==> job 2493 <==
==> flow/design.v <==
module spi_slave_interface #(
    parameter integer WIDTH = 16
)(
    input  logic clk,                
    input  logic rst,                
    input  logic sclk,              
    input  logic cs_n,              
    input  logic mosi,              
    output logic miso,              
    output logic wr_en,                             
    output logic [15:0] addr,                       
    output logic signed [WIDTH-1:0] wr_data,        
    input  logic signed [WIDTH-1:0] rd_data         
);
    typedef enum logic [1:0] {
        IDLE,
        SHIFT_IN,
        SHIFT_OUT
    } spi_state_t;
    spi_state_t state, next_state;
    logic [5:0] bit_count;
    logic [31:0] shift_reg;          
    logic [WIDTH-1:0] read_buffer;   
    logic [1:0] sclk_sync;
    logic sclk_rising, sclk_falling;
    always_ff @(posedge clk or posedge rst) begin
        if (rst) begin
            sclk_sync <= 2'b00;
        end else begin
            sclk_sync <= {sclk_sync[0], sclk};
        end
    end
    assign sclk_rising  = (sclk_sync == 2'b01);
    assign sclk_falling = (sclk_sync == 2'b10);
    always_ff @(posedge clk or posedge rst) begin
        if (rst) begin
            state <= IDLE;
        end else begin
            state <= next_state;
        end
    end
    always_comb begin
        next_state = state;
        case (state)
            IDLE: begin
                if (!cs_n) begin
                    next_state = SHIFT_IN;
                end
            end
            SHIFT_IN: begin
                if (bit_count == 6'd32) begin
                    next_state = SHIFT_OUT;
                end
            end
            SHIFT_OUT: begin
                if (cs_n) begin
                    next_state = IDLE;
                end
            end
            default: begin
                next_state = IDLE;
            end
        endcase
    end
    always_ff @(posedge clk or posedge rst) begin
        if (rst) begin
            shift_reg <= 32'd0;
            bit_count <= 6'd0;
        end else if (cs_n) begin
            shift_reg <= 32'd0;
            bit_count <= 6'd0;
        end else if (state == SHIFT_IN) begin
            if (sclk_rising) begin
                shift_reg <= {shift_reg[30:0], mosi};
                bit_count <= bit_count + 1;
            end
        end else if (state != SHIFT_IN) begin
            bit_count <= 6'd0;
        end
    end
    always_ff @(posedge clk or posedge rst) begin
        if (rst) begin
            wr_en   <= 1'b0;
            addr    <= 16'd0;
            wr_data <= '0;
        end else begin
            wr_en <= 1'b0;  
            if (state == SHIFT_IN && bit_count == 6'd32) begin
                addr    <= shift_reg[30:16];
                wr_data <= shift_reg[15:0];
                if (!shift_reg[31]) begin  
                    wr_en <= 1'b1;
                end
            end
        end
    end
    logic rd_pending;
    always_ff @(posedge clk or posedge rst) begin
        if (rst) begin
            rd_pending <= 1'b0;
        end else begin
            rd_pending <= (state == SHIFT_IN && bit_count == 6'd32 && shift_reg[31]);
        end
    end
    always_ff @(posedge clk or posedge rst) begin
        if (rst) begin
            read_buffer <= '0;
        end else begin
            if (rd_pending) begin
                read_buffer <= rd_data;
            end else if (state == SHIFT_OUT && sclk_falling) begin
                read_buffer <= {read_buffer[WIDTH-2:0], 1'b0};
            end
        end
    end
    always_ff @(posedge clk or posedge rst) begin
        if (rst) begin
            miso <= 1'b0;
        end else begin
            if (state == SHIFT_OUT && shift_reg[31]) begin
                miso <= read_buffer[WIDTH-1];
            end else begin
                miso <= 1'b0;
            end
        end
    end
endmodule
module parameter_register_file #(
    parameter integer WIDTH = 16,
    parameter integer NUM_NEURONS_LAYER_1 = 4,
    parameter integer NUM_NEURONS_LAYER_2 = 3
)(
    input  logic clk,
    input  logic rst,
    input  logic wr_en,
    input  logic [15:0] addr,
    input  logic signed [WIDTH-1:0] wr_data,
    output logic signed [WIDTH-1:0] rd_data,
    output logic signed [WIDTH-1:0] threshold,
    output logic signed [WIDTH-1:0] leak,
    output logic signed [WIDTH-1:0] reset_potential,
    output logic signed [WIDTH-1:0] refractory_cycles,
    output logic [NUM_NEURONS_LAYER_1-1:0][NUM_NEURONS_LAYER_2-1:0][WIDTH-1:0] synaptic_weights
);
    logic signed [WIDTH-1:0] threshold_reg, leak_reg, reset_reg, refractory_reg;
    logic [NUM_NEURONS_LAYER_1-1:0][NUM_NEURONS_LAYER_2-1:0][WIDTH-1:0] weight_mem;
    int w_idx, w_i, w_j;
    assign w_idx = addr - 16'h1000;
    assign w_i   = w_idx / NUM_NEURONS_LAYER_2;
    assign w_j   = w_idx % NUM_NEURONS_LAYER_2;
    always_ff @(posedge clk or posedge rst) begin
        if (rst) begin
            threshold_reg   <= 16'd1000;
            leak_reg        <= 16'd10;
            reset_reg       <= 16'd0;
            refractory_reg  <= 16'd10;
            for (int m = 0; m < NUM_NEURONS_LAYER_1; m++) begin
                for (int n = 0; n < NUM_NEURONS_LAYER_2; n++) begin
                    weight_mem[m][n] <= '0;
                end
            end
        end else if (wr_en) begin
            case (addr)
                16'h0000: threshold_reg  <= wr_data;
                16'h0001: leak_reg       <= wr_data;
                16'h0002: reset_reg      <= wr_data;
                16'h0003: refractory_reg <= wr_data;
                default: begin
                    if (addr >= 16'h1000 && addr < 16'h1000 + NUM_NEURONS_LAYER_1 * NUM_NEURONS_LAYER_2) begin
                        weight_mem[w_i][w_j] <= wr_data;
                    end
                end
            endcase
        end
    end
    always_comb begin
        case (addr)
            16'h0000: rd_data = threshold_reg;
            16'h0001: rd_data = leak_reg;
            16'h0002: rd_data = reset_reg;
            16'h0003: rd_data = refractory_reg;
            default: begin
                if (addr >= 16'h1000 && addr < 16'h1000 + NUM_NEURONS_LAYER_1 * NUM_NEURONS_LAYER_2) begin
                    rd_data = weight_mem[w_i][w_j];
                end else begin
                    rd_data = '0;
                end
            end
        endcase
    end
    assign threshold          = threshold_reg;
    assign leak               = leak_reg;
    assign reset_potential    = reset_reg;
    assign refractory_cycles  = refractory_reg;
    assign synaptic_weights   = weight_mem;
endmodule
module lif_neuron #(
    parameter integer WIDTH = 16
)(
    input  logic                      clk,
    input  logic                      rst,
    input  logic signed [WIDTH-1:0]   input_current,
    input  logic signed [WIDTH-1:0]   threshold,
    input  logic signed [WIDTH-1:0]   leak,
    input  logic signed [WIDTH-1:0]   reset_potential,
    input  logic signed [WIDTH-1:0]   refractory_cycles,
    output reg                        spike
);
    localparam signed [WIDTH-1:0] MAX_POTENTIAL = 2**(WIDTH-1) - 1;
    localparam signed [WIDTH-1:0] MIN_POTENTIAL = -(2**(WIDTH-1));
    logic signed [WIDTH-1:0] membrane_potential;
    logic [WIDTH-1:0] refractory_counter;
    logic in_refractory;
    logic signed [WIDTH:0] extended_sum;   
    logic signed [WIDTH-1:0] next_potential;
    logic spike_next;
    always_comb begin
        extended_sum = $signed(membrane_potential) + $signed(input_current) - $signed(leak);
        if (extended_sum > MAX_POTENTIAL)
            next_potential = MAX_POTENTIAL;
        else if (extended_sum < MIN_POTENTIAL)
            next_potential = MIN_POTENTIAL;
        else
            next_potential = extended_sum[WIDTH-1:0];
        spike_next = (!in_refractory && next_potential >= threshold);
    end
    always_ff @(posedge clk or posedge rst) begin
        if (rst) begin
            membrane_potential <= 0;
            spike <= 0;
            refractory_counter <= 0;
            in_refractory <= 0;
        end else begin
            spike <= 0;
            if (in_refractory) begin
                if (refractory_counter == 0)
                    in_refractory <= 0;
                else
                    refractory_counter <= refractory_counter - 1;
            end else begin
                if (spike_next) begin
                    spike <= 1;
                    membrane_potential <= reset_potential;
                    in_refractory <= 1;
                    refractory_counter <= refractory_cycles - 1;
                end else begin
                    membrane_potential <= next_potential;
                end
            end
        end
    end
endmodule
module fully_connected_neural_network #(
    parameter integer WIDTH = 16,
    parameter integer NUM_NEURONS_LAYER_1 = 4,
    parameter integer NUM_NEURONS_LAYER_2 = 3
)(
    input  logic clk,
    input  logic rst,
    input  logic signed [WIDTH-1:0] input_current,
    input  logic signed [WIDTH-1:0] threshold,
    input  logic signed [WIDTH-1:0] leak,
    input  logic signed [WIDTH-1:0] reset_potential,
    input  logic signed [WIDTH-1:0] refractory_cycles,
    input  logic [NUM_NEURONS_LAYER_1-1:0][NUM_NEURONS_LAYER_2-1:0][WIDTH-1:0] synaptic_weights,
    output logic [NUM_NEURONS_LAYER_2-1:0] spikes_layer_2
);
    logic spike_layer_1 [NUM_NEURONS_LAYER_1-1:0];
    logic signed [WIDTH-1:0] input_current_layer_2 [NUM_NEURONS_LAYER_2-1:0];
    logic spike_layer_2_int [NUM_NEURONS_LAYER_2-1:0];
    genvar i;
    generate
        for (i = 0; i < NUM_NEURONS_LAYER_1; i++) begin : layer_1_neurons
            lif_neuron #(
                .WIDTH(WIDTH)
            ) neuron_layer_1 (
                .clk(clk),
                .rst(rst),
                .input_current(input_current),
                .threshold(threshold),
                .leak(leak),
                .reset_potential(reset_potential),
                .refractory_cycles(refractory_cycles),
                .spike(spike_layer_1[i])
            );
        end
    endgenerate
    always_comb begin
        integer j, k;
        for (j = 0; j < NUM_NEURONS_LAYER_2; j++) begin
            input_current_layer_2[j] = 0;
            for (k = 0; k < NUM_NEURONS_LAYER_1; k++) begin
                if (spike_layer_1[k]) begin
                    input_current_layer_2[j] += synaptic_weights[k][j];
                end
            end
        end
    end
    generate
        for (i = 0; i < NUM_NEURONS_LAYER_2; i++) begin : layer_2_neurons
            lif_neuron #(
                .WIDTH(WIDTH)
            ) neuron_layer_2 (
                .clk(clk),
                .rst(rst),
                .input_current(input_current_layer_2[i]),
                .threshold(threshold),
                .leak(leak),
                .reset_potential(reset_potential),
                .refractory_cycles(refractory_cycles),
                .spike(spike_layer_2_int[i])
            );
        end
    endgenerate
    always_ff @(posedge clk or posedge rst) begin
        if (rst) begin
            spikes_layer_2 <= '0;
        end else begin
            for (int s = 0; s < NUM_NEURONS_LAYER_2; s++) begin
                spikes_layer_2[s] <= spike_layer_2_int[s];
            end
        end
    end
endmodule
module top #(
    parameter integer WIDTH = 16,
    parameter integer NUM_NEURONS_LAYER_1 = 4,
    parameter integer NUM_NEURONS_LAYER_2 = 3
)(
    input  logic clk,
    input  logic rst,
    input  logic sclk,
    input  logic cs_n,
    input  logic mosi,
    output logic miso,
    input  logic signed [WIDTH-1:0] input_current,
    output logic [NUM_NEURONS_LAYER_2-1:0] spikes
);
    logic wr_en;
    logic [15:0] addr;
    logic signed [WIDTH-1:0] wr_data;
    logic signed [WIDTH-1:0] rd_data;
    logic signed [WIDTH-1:0] threshold;
    logic signed [WIDTH-1:0] leak;
    logic signed [WIDTH-1:0] reset_potential;
    logic signed [WIDTH-1:0] refractory_cycles;
    logic [NUM_NEURONS_LAYER_1-1:0][NUM_NEURONS_LAYER_2-1:0][WIDTH-1:0] synaptic_weights;
    spi_slave_interface #(
        .WIDTH(WIDTH)
    ) spi_inst (
        .clk(clk),
        .rst(rst),
        .sclk(sclk),
        .cs_n(cs_n),
        .mosi(mosi),
        .miso(miso),
        .wr_en(wr_en),
        .addr(addr),
        .wr_data(wr_data),
        .rd_data(rd_data)
    );
    parameter_register_file #(
        .WIDTH(WIDTH),
        .NUM_NEURONS_LAYER_1(NUM_NEURONS_LAYER_1),
        .NUM_NEURONS_LAYER_2(NUM_NEURONS_LAYER_2)
    ) reg_file (
        .clk(clk),
        .rst(rst),
        .wr_en(wr_en),
        .addr(addr),
        .wr_data(wr_data),
        .rd_data(rd_data),
        .threshold(threshold),
        .leak(leak),
        .reset_potential(reset_potential),
        .refractory_cycles(refractory_cycles),
        .synaptic_weights(synaptic_weights)
    );
    fully_connected_neural_network #(
        .WIDTH(WIDTH),
        .NUM_NEURONS_LAYER_1(NUM_NEURONS_LAYER_1),
        .NUM_NEURONS_LAYER_2(NUM_NEURONS_LAYER_2)
    ) nn_inst (
        .clk(clk),
        .rst(rst),
        .input_current(input_current),
        .threshold(threshold),
        .leak(leak),
        .reset_potential(reset_potential),
        .refractory_cycles(refractory_cycles),
        .synaptic_weights(synaptic_weights),
        .spikes_layer_2(spikes)
    );
endmodule
==> flow/run.sh <==
#!/bin/bash
# the make line also repeats each setting of config.mk as NAME=value (left out here)
make -C /OpenROAD-flow-scripts/flow DESIGN_CONFIG=/design/flow/config.mk WORK_HOME=/design/flow/orfs CLKGATE_MAP_FILE= finish
==> flow/config.mk <==
export PLATFORM = sky130hd
export DESIGN_NAME = top
export DESIGN_NICKNAME = top
export VERILOG_FILES = /design/flow/design.v
export SDC_FILE = /design/flow/constraint.sdc
export NUM_CORES = 4
export LEC_CHECK = 0
export ABC_AREA = 1
export CAP_MARGIN = 15
export CELL_PAD_IN_SITES_GLOBAL_PLACEMENT = 3
export CORE_ASPECT_RATIO = 1.38
export CORE_MARGIN = 10
export CORE_UTILIZATION = 66
export PLACE_DENSITY_LB_ADDON = 0.25
export SETUP_SLACK_MARGIN = 3.02
export SLEW_MARGIN = 15
==> flow/constraint.sdc <==
create_clock -name core_clock -period 13.8 [get_ports {clk}]
set_input_delay 2.7600 -clock core_clock [delete_from_list [all_inputs] [get_ports {clk}]]
set_output_delay 2.7600 -clock core_clock [all_outputs]
set_load 0.01 [all_outputs]
==> inputs of job 6786, as changes to job 2493 <==
CAP_MARGIN = 20   (was 15)
CELL_PAD_IN_SITES_GLOBAL_PLACEMENT = unset   (was 3)
CORE_ASPECT_RATIO = unset   (was 1.38)
CORE_MARGIN = 2   (was 10)
CTS_CLUSTER_SIZE = 77   (was unset)
PLACE_DENSITY_LB_ADDON = unset   (was 0.25)
SETUP_SLACK_MARGIN = 2.46   (was 3.02)
SLEW_MARGIN = 20   (was 15)
==> flow/constraint.sdc (replaced) <==
create_clock -name core_clock -period 8.29 [get_ports {clk}]
set_input_delay 1.6580 -clock core_clock [delete_from_list [all_inputs] [get_ports {clk}]]
set_output_delay 1.6580 -clock core_clock [all_outputs]
set_load 0.01 [all_outputs]
==> results <==
metric	job 2493	job 6786
Initial standard-cell utilization of the core	66.4%	66.5%
Synth top area share	28.2%	28.2%
Async set or reset register ratio after synthesis	100%	100%
Number of nets in the synthesized netlist	7598	7598
Synthesis warning total	8	8
Count of cell types in the netlist	61	61
Core Region	0.0773 mm^2	0.0772 mm^2
Total standard cell area after synthesis	0.0513 mm^2	0.0513 mm^2
Number of enable-type register cells in the synthesized netlist	0	0
Top-count cell post-synth	sky130_fd_sc_hd__nand2_1	sky130_fd_sc_hd__nand2_1
Syn_area_per_cell	7.35 um^2	7.35 um^2
Die Area	0.0895 mm^2	0.0800 mm^2
Synth area leader	sky130_fd_sc_hd__dfrtp_1	sky130_fd_sc_hd__dfrtp_1
Proportion of synthesized chip area in sequential cells	28.8%	28.8%
# Cells Yosys	6987	6987
Most used flip-flop cell	sky130_fd_sc_hd__dfrtp_1	sky130_fd_sc_hd__dfrtp_1
Area share of xor/xnor cells in the synthesized design	6.14%	6.14%
Chip width	257 um	283 um
Post-synthesis adder-cell area fraction	16.2%	16.2%
Run status	aborted with a tool error	failed layout checks
Failing step	global placement without I/O	-
Reasons for failing layout checks	-	setup timing
Height of the chip	348 um	283 um
Flops out of synthesis	590	590
Share of synthesized cell area in and-or and or-and compound cells	19.1%	19.1%
Basic Gates by Area	18.2%	18.2%
Row cnt	120	102
Post-synthesis instance total	6987	6987
MUX share of area	0.215%	0.215%
